==> inputs of yarrow <==
Design CannyEdge, start of the top module:
module CannyEdge(dAddrRegRow, dAddrRegCol, bWE, bCE, InData, OutData,
	OPMode, bOPEnable, dReadReg, dWriteReg,	clk, rst_b);
Settings: LEC_CHECK=0, ABC_AREA=1, CAP_MARGIN=30, CELL_PAD_IN_SITES_DETAIL_PLACEMENT=2, CORE_ASPECT_RATIO=1.17, CORE_MARGIN=3, CORE_UTILIZATION=21, CTS_CLUSTER_SIZE=33, GPL_ROUTABILITY_DRIVEN=0, MAX_ROUTING_LAYER=met5, MIN_ROUTING_LAYER=met1, SETUP_SLACK_MARGIN=2.21, SLEW_MARGIN=20; clock period 16.3 ns.
run.sh (not shown) runs the stock make flow with config.mk's settings and CLKGATE_MAP_FILE=.
==> inputs of indigo, as changes to yarrow <==
- ABC_AREA: 1 -> not set
- CAP_MARGIN: 30 -> 20
- CELL_PAD_IN_SITES_DETAIL_PLACEMENT: 2 -> not set
- CORE_ASPECT_RATIO: 1.17 -> not set
- CORE_MARGIN: 3 -> 2
- CORE_UTILIZATION: 21 -> 71
- CTS_CLUSTER_SIZE: 33 -> 25
- GPL_ROUTABILITY_DRIVEN: 0 -> not set
- MAX_ROUTING_LAYER: met5 -> not set
- MIN_ROUTING_LAYER: met1 -> not set
- PLACE_DENSITY: not set -> 0.64
- SETUP_SLACK_MARGIN: 2.21 -> -0.64
==> flow/constraint.sdc (replaced) <==
create_clock -name core_clock -period 9.0 [get_ports {clk}]
set_input_delay 1.8000 -clock core_clock [delete_from_list [all_inputs] [get_ports {clk}]]
set_output_delay 1.8000 -clock core_clock [all_outputs]
set_load 0.01 [all_outputs]
==> inputs of xenon, as changes to yarrow <==
- CAP_MARGIN: 30 -> 20
- CELL_PAD_IN_SITES_DETAIL_PLACEMENT: 2 -> not set
- CORE_ASPECT_RATIO: 1.17 -> not set
- CORE_MARGIN: 3 -> 2
- CORE_UTILIZATION: 21 -> 72
- CTS_CLUSTER_DIAMETER: not set -> 94
- CTS_CLUSTER_SIZE: 33 -> not set
- GPL_ROUTABILITY_DRIVEN: 0 -> not set
- MAX_ROUTING_LAYER: met5 -> not set
- MIN_ROUTING_LAYER: met1 -> not set
- PLACE_DENSITY_LB_ADDON: not set -> 0.07
- SETUP_SLACK_MARGIN: 2.21 -> 2.3
==> flow/constraint.sdc (replaced) <==
create_clock -name core_clock -period 7.99 [get_ports {clk}]
set_input_delay 1.5980 -clock core_clock [delete_from_list [all_inputs] [get_ports {clk}]]
set_output_delay 1.5980 -clock core_clock [all_outputs]
set_load 0.01 [all_outputs]
==> inputs of delta, as changes to yarrow <==
- ABC_AREA: 1 -> not set
- CAP_MARGIN: 30 -> 40
- CELL_PAD_IN_SITES_DETAIL_PLACEMENT: 2 -> not set
- CORE_ASPECT_RATIO: 1.17 -> 0.71
- CORE_MARGIN: 3 -> 2
- CORE_UTILIZATION: 21 -> 72
- CTS_CLUSTER_DIAMETER: not set -> 96
- CTS_CLUSTER_SIZE: 33 -> not set
- GPL_ROUTABILITY_DRIVEN: 0 -> not set
- MAX_ROUTING_LAYER: met5 -> met4
- MIN_ROUTING_LAYER: met1 -> not set
- SETUP_SLACK_MARGIN: 2.21 -> 0.46
==> flow/constraint.sdc (replaced) <==
create_clock -name core_clock -period 8.55 [get_ports {clk}]
set_input_delay 1.7100 -clock core_clock [delete_from_list [all_inputs] [get_ports {clk}]]
set_output_delay 1.7100 -clock core_clock [all_outputs]
set_load 0.01 [all_outputs]
==> flow_summary.json <==
{
  "setup_ws_ns": -0.273,
  "coreArea_sq_um": 94600,
  "synth.cellmix.simpleShare": 0.0984,
  "status": "failed layout checks",
  "setup_viol_count_final": 11,
  "check.faults": "negative setup slack",
  "synth_compound_gate_area_share": 0.0932,
  "top_cells_by_count": "1,178 x inv_1, 748 x fa_1, 729 x ha_1",
  "numCtsBuffers": 71,
  "die_area_sq_um": 97700
}
# the run above: indigo

==> flow_summary.json <==
{
  "coreArea_sq_um": 336000,
  "synth_compound_gate_area_share": 0.0817,
  "status": "stopped before the end",
  "tool.error": "[ERROR GRT-0232] Routing congestion too high. Check the congestion heatmap in the GUI.",
  "lastStage": "5_1_grt",
  "numCtsBuffers": 74
}
# the run above: yarrow

==> flow_summary.json <==
{
  "seqCellArea_sq_um": 16500,
  "synth_compound_gate_area_share": 0.0932,
  "check.faults": "negative setup slack",
  "coreArea_sq_um": 92800,
  "top_cells_by_count": "1,178 x inv_1, 748 x fa_1, 729 x ha_1",
  "status": "failed layout checks",
  "synth.cellmix.simpleShare": 0.0984,
  "setup_ws_ns": -0.458,
  "die_area_sq_um": 96300,
  "setup_viol_count_final": 27,
  "numCtsBuffers": 68
}
# the run above: delta

==> flow_summary.json <==
{
  "top_cells_by_count": "2,060 x nand2_1, 1,561 x inv_1, 940 x nor2_1",
  "die_area_sq_um": 101000,
  "lastStage": "5_1_grt",
  "coreArea_sq_um": 98100,
  "numCtsBuffers": 74,
  "status": "stopped before the end",
  "synth.cellmix.simpleShare": 0.214,
  "tool.error": "[ERROR GRT-0232] Routing congestion too high. Check the congestion heatmap in the GUI.",
  "ys_sh_mux": 0.00338
}
# the run above: xenon

